==> inputs of 06-28 <==
==> flow/design.v <==
`timescale 1ns / 1ps
module clock #(parameter start_time = 0, parameter end_time = 100)(
    input wire in,
    input wire rst,
    output reg out,
    output wire rise
);
    reg [31:0] counter;
    assign rise = (counter >= (end_time >> 1)) & ~out;
    always @(posedge in) begin
        if (rst) begin
            counter <= start_time;
            out <= 1'b0;
        end else begin
            counter <= (counter >= (end_time >> 1)) ? 1 : counter + 1;
            out <= (counter >= (end_time >> 1)) ? ~out : out;
        end
    end
endmodule
`timescale 1ns / 1ps
module stopwatch(clk, rst, btnS, btnR, sw, an, seg);
input clk;
input rst;
input btnS, btnR;
input [7:0] sw;
output reg [3:0] an;
output reg [7:0] seg;
reg [3:0] seg_value;
wire [3:0] seg3, seg2, seg1, seg0;
reg adj_sec;
reg adj;
reg digits_on;
wire one_hz_clk;
wire two_hz_clk;
wire segment_clk;
wire blink_clk;
wire debounce_clk;
wire one_hz_rise;
wire two_hz_rise;
wire segment_rise;
wire blink_rise;
wire debounce_rise;
reg [31:0] sec_counter;
reg [1:0] seg_index;
clock #(.start_time(0), .end_time(200)) my_one_hz_clk(.in(clk), .rst(rst), .out(one_hz_clk), .rise(one_hz_rise));
clock #(.start_time(0), .end_time(100)) my_two_hz_clk(.in(clk), .rst(rst), .out(two_hz_clk), .rise(two_hz_rise));
clock #(.start_time(0), .end_time(4)) my_segment_clk(.in(clk), .rst(rst), .out(segment_clk), .rise(segment_rise));
clock #(.start_time(0), .end_time(20)) my_blink_clk(.in(clk), .rst(rst), .out(blink_clk), .rise(blink_rise));
clock #(.start_time(0), .end_time(10)) my_debounce_clk(.in(clk), .rst(rst), .out(debounce_clk), .rise(debounce_rise));
wire [1:0] next_index = seg_index + 2'd1;
assign seg0 = (sec_counter % 60)  % 10;
assign seg1 = (sec_counter % 60)  / 10;
assign seg2 = (sec_counter / 60)  % 10;
assign seg3 = (sec_counter / 600) % 10;
always @(*) begin
    case (next_index)
        0: seg_value = (digits_on || ~sw[1]) ? seg0 : 10;
        1: seg_value = (digits_on || ~sw[1]) ? seg1 : 10;
        2: seg_value = (digits_on ||  sw[1]) ? seg2 : 10;
        default: seg_value = (digits_on ||  sw[1]) ? seg3 : 10;
    endcase
end
always @(posedge clk) begin
    if (rst) begin
        adj_sec   <= 1'b0;
        adj       <= 1'b0;
        seg_index <= 2'd0;
        an        <= 4'b1111;
        seg       <= 8'b11111111;
    end else if (segment_rise) begin
        adj_sec   <= sw[1];
        adj       <= sw[0];
        seg_index <= next_index;
        an        <= ~(4'b0001 << next_index);
        case (seg_value)
            0: seg <= ~8'b11111100;
            1: seg <= ~8'b01100000;
            2: seg <= ~8'b11011010;
            3: seg <= ~8'b11110010;
            4: seg <= ~8'b01100110;
            5: seg <= ~8'b10110110;
            6: seg <= ~8'b10111110;
            7: seg <= ~8'b11100000;
            8: seg <= ~8'b11111110;
            9: seg <= ~8'b11110110;
            default: seg <= 8'b11111111;
        endcase
    end
end
reg [1:0] reset_state;
reg [2:0] pause_state;
reg stop_tick;
reg has_ticked_once;
wire [1:0] reset_sample = {btnR, reset_state[1]};
wire [2:0] pause_sample = {pause_state[2] && btnS, btnS, pause_state[1]};
always @(posedge clk) begin
    if (rst) begin
        reset_state     <= 2'b00;
        pause_state     <= 3'b000;
        stop_tick       <= 1'b0;
        has_ticked_once <= 1'b0;
        sec_counter     <= 32'd0;
    end else if (debounce_rise) begin
        if (reset_sample == 2'b11) begin
            reset_state <= 2'b00;
            pause_state <= pause_sample;
            sec_counter <= 0;
        end else if (pause_sample == 3'b011) begin
            reset_state <= reset_sample;
            pause_state <= 3'b100;
            stop_tick   <= ~stop_tick;
        end else begin
            reset_state <= reset_sample;
            pause_state <= pause_sample;
            if (adj ? two_hz_clk : one_hz_clk) begin
                if (~has_ticked_once && ~stop_tick) begin
                    has_ticked_once <= 1'b1;
                    if (adj && ~adj_sec) begin
                        sec_counter <= (sec_counter / 60 >= 99)
                                  ? (sec_counter % 60)
                                  : (sec_counter + 60);
                    end else if (adj) begin
                        sec_counter <= (sec_counter / 60) * 60 + ((sec_counter + 1) % 60);
                    end else begin
                        sec_counter <= sec_counter + 1;
                    end
                end
            end else has_ticked_once <= 1'b0;
        end
    end
end
always @(posedge clk) begin
    if (rst)
        digits_on <= 1'b0;
    else if (blink_rise)
        digits_on <= (~adj || ~digits_on);
end
endmodule
==> flow/run.sh <==
#!/bin/bash
# the make line also repeats each setting of config.mk as NAME=value (left out here)
make -C /OpenROAD-flow-scripts/flow DESIGN_CONFIG=/design/flow/config.mk WORK_HOME=/design/flow/orfs CLKGATE_MAP_FILE= finish
==> flow/config.mk <==
export PLATFORM = sky130hd
export DESIGN_NAME = stopwatch
export DESIGN_NICKNAME = stopwatch
export VERILOG_FILES = /design/flow/design.v
export SDC_FILE = /design/flow/constraint.sdc
export NUM_CORES = 4
export LEC_CHECK = 0
export CAP_MARGIN = 10
export CELL_PAD_IN_SITES_DETAIL_PLACEMENT = 2
export CORE_ASPECT_RATIO = 1.98
export CORE_MARGIN = 6
export CORE_UTILIZATION = 40
export CTS_CLUSTER_DIAMETER = 121
export CTS_CLUSTER_SIZE = 59
export GPL_ROUTABILITY_DRIVEN = 1
export MIN_ROUTING_LAYER = met1
export PLACE_DENSITY = 0.67
export SETUP_SLACK_MARGIN = 2.43
export SLEW_MARGIN = 10
==> flow/constraint.sdc <==
create_clock -name core_clock -period 22.8 [get_ports {clk}]
set_input_delay 4.5600 -clock core_clock [delete_from_list [all_inputs] [get_ports {clk}]]
set_output_delay 4.5600 -clock core_clock [all_outputs]
set_load 0.01 [all_outputs]
==> 09-25: changes against 06-28 <==
- CAP_MARGIN: 10 -> 20
- CELL_PAD_IN_SITES_DETAIL_PLACEMENT: 2 -> unset
- CORE_ASPECT_RATIO: 1.98 -> unset
- CORE_MARGIN: 6 -> 2
- CORE_UTILIZATION: 40 -> 66
- CTS_CLUSTER_DIAMETER: 121 -> unset
- CTS_CLUSTER_SIZE: 59 -> unset
- GPL_ROUTABILITY_DRIVEN: 1 -> unset
- MAX_ROUTING_LAYER: unset -> met4
- MIN_ROUTING_LAYER: met1 -> unset
- PLACE_DENSITY: 0.67 -> unset
- SETUP_SLACK_MARGIN: 2.43 -> unset
- SLEW_MARGIN: 10 -> 20
- TNS_END_PERCENT: unset -> 5
==> flow/constraint.sdc (replaced) <==
create_clock -name core_clock -period 19.0 [get_ports {clk}]
set_input_delay 3.8000 -clock core_clock [delete_from_list [all_inputs] [get_ports {clk}]]
set_output_delay 3.8000 -clock core_clock [all_outputs]
set_load 0.01 [all_outputs]
==> 08-19: changes against 06-28 <==
- CORE_ASPECT_RATIO: 1.98 -> unset
- CORE_MARGIN: 6 -> 2
- CTS_CLUSTER_DIAMETER: 121 -> unset
- GPL_ROUTABILITY_DRIVEN: 1 -> 0
- PLACE_DENSITY: 0.67 -> unset
- SETUP_SLACK_MARGIN: 2.43 -> unset
- SLEW_MARGIN: 10 -> 20
==> flow/constraint.sdc (replaced) <==
create_clock -name core_clock -period 30.0 [get_ports {clk}]
set_input_delay 6.0000 -clock core_clock [delete_from_list [all_inputs] [get_ports {clk}]]
set_output_delay 6.0000 -clock core_clock [all_outputs]
set_load 0.01 [all_outputs]
==> results <==
                                                               06-28                       08-19                       09-25
Status                                        stopped before the end      stopped before the end      stopped before the end
Last stage reached                                           4_1_cts                     5_1_grt                     5_1_grt
Cell resize tally after clock tree synthesis                       -                          16                         127
Total die size                                           82900 sq um                 78000 sq um                 47600 sq um
Die outline width                                             208 um                      279 um                      218 um
Clock net sink count                                               -                         218                         218
Post-detail-place hpwl                                     163000 um                   132000 um                    78900 um
Buffer levels on the longest clock path                            -                           3                           3
Worst-case setup slack after placement                      -4.53 ns                   -0.676 ns                   -0.953 ns
CTS Root Cell                                                      -  sky130_fd_sc_hd__clkbuf_16  sky130_fd_sc_hd__clkbuf_16
Placeable core region                                    74800 sq um                 74700 sq um                 45400 sq um
Number of core rows                                              141                         100                          78
Floorplan utilization                                          0.405                       0.406                       0.668
Cell area reported after detailed placement              33300 sq um                 31900 sq um                 37600 sq um
Die Height                                                    399 um                      279 um                      218 um
Number of cells after detailed placement                        5408                        5212                        5602
Number of buffers added for setup after CTS                        -                           2                          37
Clock buffers created by TritonCTS                                 -                          20                          20
